Setup of v53:
==> flow/design.v (excerpt) <==
module bfp_comp (
    input logic clk,
    input logic rst,
    input logic  [63:0] s_axis_tdata,
    input logic  [ 7:0] s_axis_tkeep,
    input logic s_axis_tvalid,
    input logic s_axis_tlast,
    input logic  [31:0] s_axis_tuser,
    output logic [63:0] m_axis_tdata,
    output logic [ 7:0] m_axis_tkeep,
    output logic m_axis_tvalid,
    output logic m_axis_tlast,
    output logic [31:0] m_axis_tuser,
    input logic  [ 3:0] ctrl_ud_comp_meth,
    input logic  [ 3:0] ctrl_ud_iq_width
);
Size in the first run: roughly 8200 cells after synthesis, ~93000 um^2 of cells after synthesis.
==> flow/config.mk <==
export PLATFORM = sky130hd
export DESIGN_NAME = bfp_comp
export DESIGN_NICKNAME = bfp_comp
export VERILOG_FILES = /design/flow/design.v
export SDC_FILE = /design/flow/constraint.sdc
export NUM_CORES = 4
export LEC_CHECK = 0
export ABC_AREA = 1
export CAP_MARGIN = 15
export CORE_MARGIN = 2
export CORE_UTILIZATION = 70
export CTS_CLUSTER_DIAMETER = 205
export MAX_ROUTING_LAYER = met5
export PLACE_DENSITY = 0.6
export SLEW_MARGIN = 20
==> flow/constraint.sdc <==
create_clock -name core_clock -period 3.36 [get_ports {clk}]
set_input_delay 0.6720 -clock core_clock [delete_from_list [all_inputs] [get_ports {clk}]]
set_output_delay 0.6720 -clock core_clock [all_outputs]
set_load 0.01 [all_outputs]
run.sh (not shown) runs the stock make flow with config.mk's settings and CLKGATE_MAP_FILE=.
v53: complete, dirty (negative setup slack)
Changes in v35 relative to v53:
- changing CAP_MARGIN from 15 to 20
- changing CORE_MARGIN from 2 to 5
- changing CORE_UTILIZATION from 70 to 65
- changing CTS_CLUSTER_DIAMETER from 205 to 41
- changing the clock period (ns, I/O delays scaled along) from 3.36 to 8.28
## What came out
The area overhead of the layout relative to synthesis number comes out higher for v53 vs v35.
Summary of v53 and v35: one run falls short of a clean finish, namely v53.
There was hardly any difference in proportion of cell area occupied by multi-input gates between v35 and v53.
v35 against v53: net count reported at finish moved down, critical path depth moved down, insertion delay of the later-clocked pin in the worst-skew pair moved up.
Compared with v53, v35 shows a non-clock buffer count that is 54% lower.
Of the two values seen for slowest cell on the critical path, dfxtp_2 was produced by v53 and dfxtp_1 by v35.
Compared with v53, v35 shows a fraction of power consumed by sequential logic that is 0.4 points higher.
In the reports for v53 and v35, the smaller total power belongs to v35.
Modified inputs, v30 compared to v35
- ABC_AREA: 1 -> 0
- CORE_UTILIZATION: 65 -> 70
- CTS_CLUSTER_DIAMETER: 41 -> 347
- CTS_CLUSTER_SIZE: unset -> 24
- TNS_END_PERCENT: unset -> 5
- the clock period (ns, I/O delays scaled along): 8.28 -> 8.64
[summary]
Looking at worst setup path startpoint, the data0[15]$_DFF_P_ result is from v35; the data0[63]$_DFF_P_ one comes from v30.
Taking v35 as the reference, in v30 count of plain and timing-repair buffers rose 15, fraction of power consumed by the clock network fell 9.9 points, met2 usage rose 4.5 points.
v30 vs v35 — global-route usage rose 3.0 points.
Relative to v30, the following input files were edited for v4:
- a deleted CTS_CLUSTER_DIAMETER that had been 347
- a change of ABC_AREA from 0 to 1
- a deleted CTS_CLUSTER_SIZE that had been 24
- a change of CORE_UTILIZATION from 70 to 58
- a change of the clock period (ns, I/O delays scaled along) from 8.64 to 7.74
Notes after the runs:
v30 → v4: clock period minus final worst setup slack went down 0.20 ns, clock group share of total power now larger, layout inverter count without the clock tree shows an increase of 280.
No stage failed in v4, and the final checks on the layout all came back clean.
Against v30, v4 comes in 18 lower on non-clock buffer count.
The run showing the greater maximum number of pins on one net before global-route repair is v30.
On via-per-instance ratio: between v4 and v30, it ends up lower for v4.
Against v30, number of buffers created by CTS in v4 rose by more than 100%.
Setup slack after layout (lower): v4
Against v30, v4 comes in 4.9 points higher on fraction of the cycle the final worst path needs.
Net total in the final layout: v4 higher than v30

Setup of try-cedar:
Starting RTL as in the previous note.
Settings: LEC_CHECK=0, ABC_AREA=0, CAP_MARGIN=20, CORE_MARGIN=5, CORE_UTILIZATION=70, MAX_ROUTING_LAYER=met5, PLACE_DENSITY=0.6, SLEW_MARGIN=20, TNS_END_PERCENT=5; clock period 8.64 ns.
No stage failed in try-cedar, and the final checks on the layout all came back clean.
Changes in try-maple relative to try-cedar:
Settings: clearing ABC_AREA, which used to be 0; swapping 5 for 2 in CORE_MARGIN; clearing MAX_ROUTING_LAYER, which used to be met5; clearing PLACE_DENSITY, which used to be 0.6; swapping 70 for 40 in CORE_UTILIZATION; clearing TNS_END_PERCENT, which used to be 5; swapping 8.64 for 6.06 in the clock period (ns, I/O delays scaled along).
[summary]
- Per the comparison of try-maple with try-cedar, final cell utilization of the core now smaller, leakage power total moved up, switching power now sits higher, total power increased 47%.
- try-cedar ended up with i_exp.max1[11] as its capture point of the worst path; try-maple ended up with i_exp.max1[3].
The inputs of try-amber differ from those of try-maple as listed below.
Settings: changing CORE_UTILIZATION from 40 to 70; changing the clock period (ns, I/O delays scaled along) from 6.06 to 4.13.
Notes after the runs:
- From try-amber to try-maple, number of multi-input combinational cells in the layout did not move at all.
- Nothing crashed in try-amber and all stages finished; the problem is that the final layout failed, the offending checks being setup timing.
- Fraction of met1 tracks used by global routing: try-amber vs try-maple up 22 points
- Fmax in try-amber vs try-maple: up 19%
- [compare] base=try-maple new=try-amber: combinational power up about 60%, met2 global-route usage higher, via count moved up, yosys stat chip area ~0 delta.
- The run showing the smaller worst hold slack is try-maple.
[inputs] try-pepper vs try-amber
Settings: a change of CORE_UTILIZATION from 70 to 40; a change of the clock period (ns, I/O delays scaled along) from 4.13 to 5.07.
| wire length | lower: try-pepper |
Delta (try-pepper minus try-amber): clock network power share saw an increase; setup total negative slack went up by 6.74 ns; sequential share of layout area ~0 delta; largest fanout of any net on the critical path climbed 10; hold slack neither gained nor lost much.
Comparing the two runs side by side, try-pepper comes out behind try-amber on worst clock skew.
try-pepper finished end to end and its layout was clean on timing, DRC and antenna.
Compared with try-amber, try-pepper shows a overall power of the completed layout that is about 19% lower.
Cmp try-pepper vs try-amber: number of placed instances, taps included higher in try-pepper
Clock network contribution to total cell area: try-pepper > try-amber
try-pepper: first-pass GRT wire length 7300 µm below try-amber
Here is what was changed in the inputs of try-nickel compared with try-pepper.
Settings: CORE_UTILIZATION: 40 -> 60; SETUP_SLACK_MARGIN: unset -> 1.63; the clock period (ns, I/O delays scaled along): 5.07 -> 5.86.
### Flow results
try-nickel | status: complete | timing, DRC, antenna: pass. The run showing the smaller worst-case setup margin in the final layout is try-pepper. try-nickel vs try-pepper: static power due to leakage down. try-pepper tops out at a lower clock frequency than try-nickel. Changes observed in try-nickel relative to try-pepper: post-CTS setup buffer count grew by 17; detailed-route wire length saw a decrease.
Inputs modified between try-nickel and try-delta:
Settings: CORE_UTILIZATION: 60 -> 66; SETUP_SLACK_MARGIN: 1.63 -> unset; the clock period (ns, I/O delays scaled along): 5.86 -> 4.05.
--- outcome ---
- try-nickel -> try-delta: clock slew seen by the registers of the worst setup and hold paths flat
- On minimum hold slack, the lower figure sits with try-delta, not try-nickel.
- try-delta vs. try-nickel: global-route wire length before repair now larger, final non-filler cell area shows an increase of 1.6%, peak ir drop on the vdd network rose by 38%, layout overhead on the synthesized area has increased.
- NOTE: clock network fraction of design power in try-delta falls short of that of try-nickel
- Against try-nickel, final critical-path required period in try-delta came out worse.
- Relative to try-nickel, core utilization at floorplan has gone up in try-delta.
- [flow] try-delta | stages: complete | final checks: fail | reason: setup timing
- Going from try-nickel to try-delta, fill cell instance count of the final layout shrank by more than 10%.
- The internal power of the cells in try-nickel is 0.69 times that in try-delta.

bfp_comp again, from the RTL that the note above started with.
==> flow/design.v (excerpt) <==
module bfp_comp (
    input logic clk,
    input logic rst,
    input logic  [63:0] s_axis_tdata,
    input logic  [ 7:0] s_axis_tkeep,
    input logic s_axis_tvalid,
    input logic s_axis_tlast,
    input logic  [31:0] s_axis_tuser,
    output logic [63:0] m_axis_tdata,
    output logic [ 7:0] m_axis_tkeep,
    output logic m_axis_tvalid,
    output logic m_axis_tlast,
    output logic [31:0] m_axis_tuser,
    input logic  [ 3:0] ctrl_ud_comp_meth,
    input logic  [ 3:0] ctrl_ud_iq_width
);
  logic [63:0] s_axis_tdata_reversed;
  logic [63:0] data0;
  logic        valid0;
  logic        last0;
  logic [31:0] user0;
  logic        sync0;
  logic [ 3:0] ud_iq_width;
  logic [63:0] d0_data;
  logic [ 2:0] d0_state;
  logic        d0_valid;
  logic        d0_sync;
  logic        d0_last;
  logic [31:0] fifo_din;
  logic        fifo_wr;
  logic [31:0] fifo_dout;
  logic        fifo_rd;
  assign s_axis_tdata_reversed = bfp_pkg::byte_reverse(s_axis_tdata);
  always_ff @(posedge clk) begin
    data0  <= s_axis_tdata_reversed;
    valid0 <= s_axis_tvalid;
    last0  <= s_axis_tlast;
    user0  <= s_axis_tuser;
  end
  always_ff @(posedge clk) begin
    if (rst || (valid0 && last0)) begin
      sync0 <= 1'b0;
    end else if (valid0) begin
      sync0 <= 1'b1;
    end
  end
  assign fifo_din = user0;
  assign fifo_wr  = valid0 && ~sync0;
  assign fifo_rd  = d0_valid & ~d0_sync;
  always_ff @(posedge clk) begin
    if (fifo_rd) begin
      m_axis_tuser <= fifo_dout;
    end
  end
  always_ff @(posedge clk) begin
    if (ctrl_ud_comp_meth == 1) begin
      ud_iq_width <= ctrl_ud_iq_width;
    end else begin
      ud_iq_width <= '0;
    end
  end
  bfp_comp_exp i_exp (
      .clk        (clk),
      .rst        (rst),
      .din_data   (data0),
      .din_valid  (valid0),
      .din_sync   (sync0),
      .din_last   (last0),
      .dout_data  (d0_data),
      .dout_state (d0_state),
      .dout_valid (d0_valid),
      .dout_sync  (d0_sync),
      .dout_last  (d0_last),
      .ud_iq_width(ud_iq_width)
  );
  bfp_comp_gearbox i_gearbox (
      .clk          (clk),
      .rst          (rst),
      .din_data     (d0_data),
      .din_state    (d0_state),
  ...
make LEC_CHECK=0 ABC_AREA=1 CAP_MARGIN=10 CORE_MARGIN=2 CORE_UTILIZATION=72 CTS_CLUSTER_DIAMETER=365 SETUP_SLACK_MARGIN=-0.33 SLEW_MARGIN=20 finish   # period 3.38 ns
The first run reached the layout checks and failed them: negative setup slack.
Edit:
--- a/flow/config.mk
+++ b/flow/config.mk
@@ -8,2 +8 @@
-export ABC_AREA = 1
-export CAP_MARGIN = 10
+export CAP_MARGIN = 20
@@ -11,3 +10 @@
-export CORE_UTILIZATION = 72
-export CTS_CLUSTER_DIAMETER = 365
-export SETUP_SLACK_MARGIN = -0.33
+export CORE_UTILIZATION = 62
==> flow/constraint.sdc (replaced) <==
create_clock -name core_clock -period 6.06 [get_ports {clk}]
set_input_delay 1.2120 -clock core_clock [delete_from_list [all_inputs] [get_ports {clk}]]
set_output_delay 1.2120 -clock core_clock [all_outputs]
set_load 0.01 [all_outputs]
Now the flow went through all stages and came out clean. Hold slack improved by 48 ps. Die size is higher by 17%. Clock-buffer cell count is lower by 3. Final cell count is lower by 16%. Global-route usage is lower by 9.7 points. First-iteration DRC count is lower by 34%. Critical path depth is lower by 2. Design area is lower by 2.7%. Sequential power is lower by 45%. Sequential share of layout area is higher by 1.6 points. Flip-flop count is unchanged.
Power is estimated from default activity; no workload was simulated.
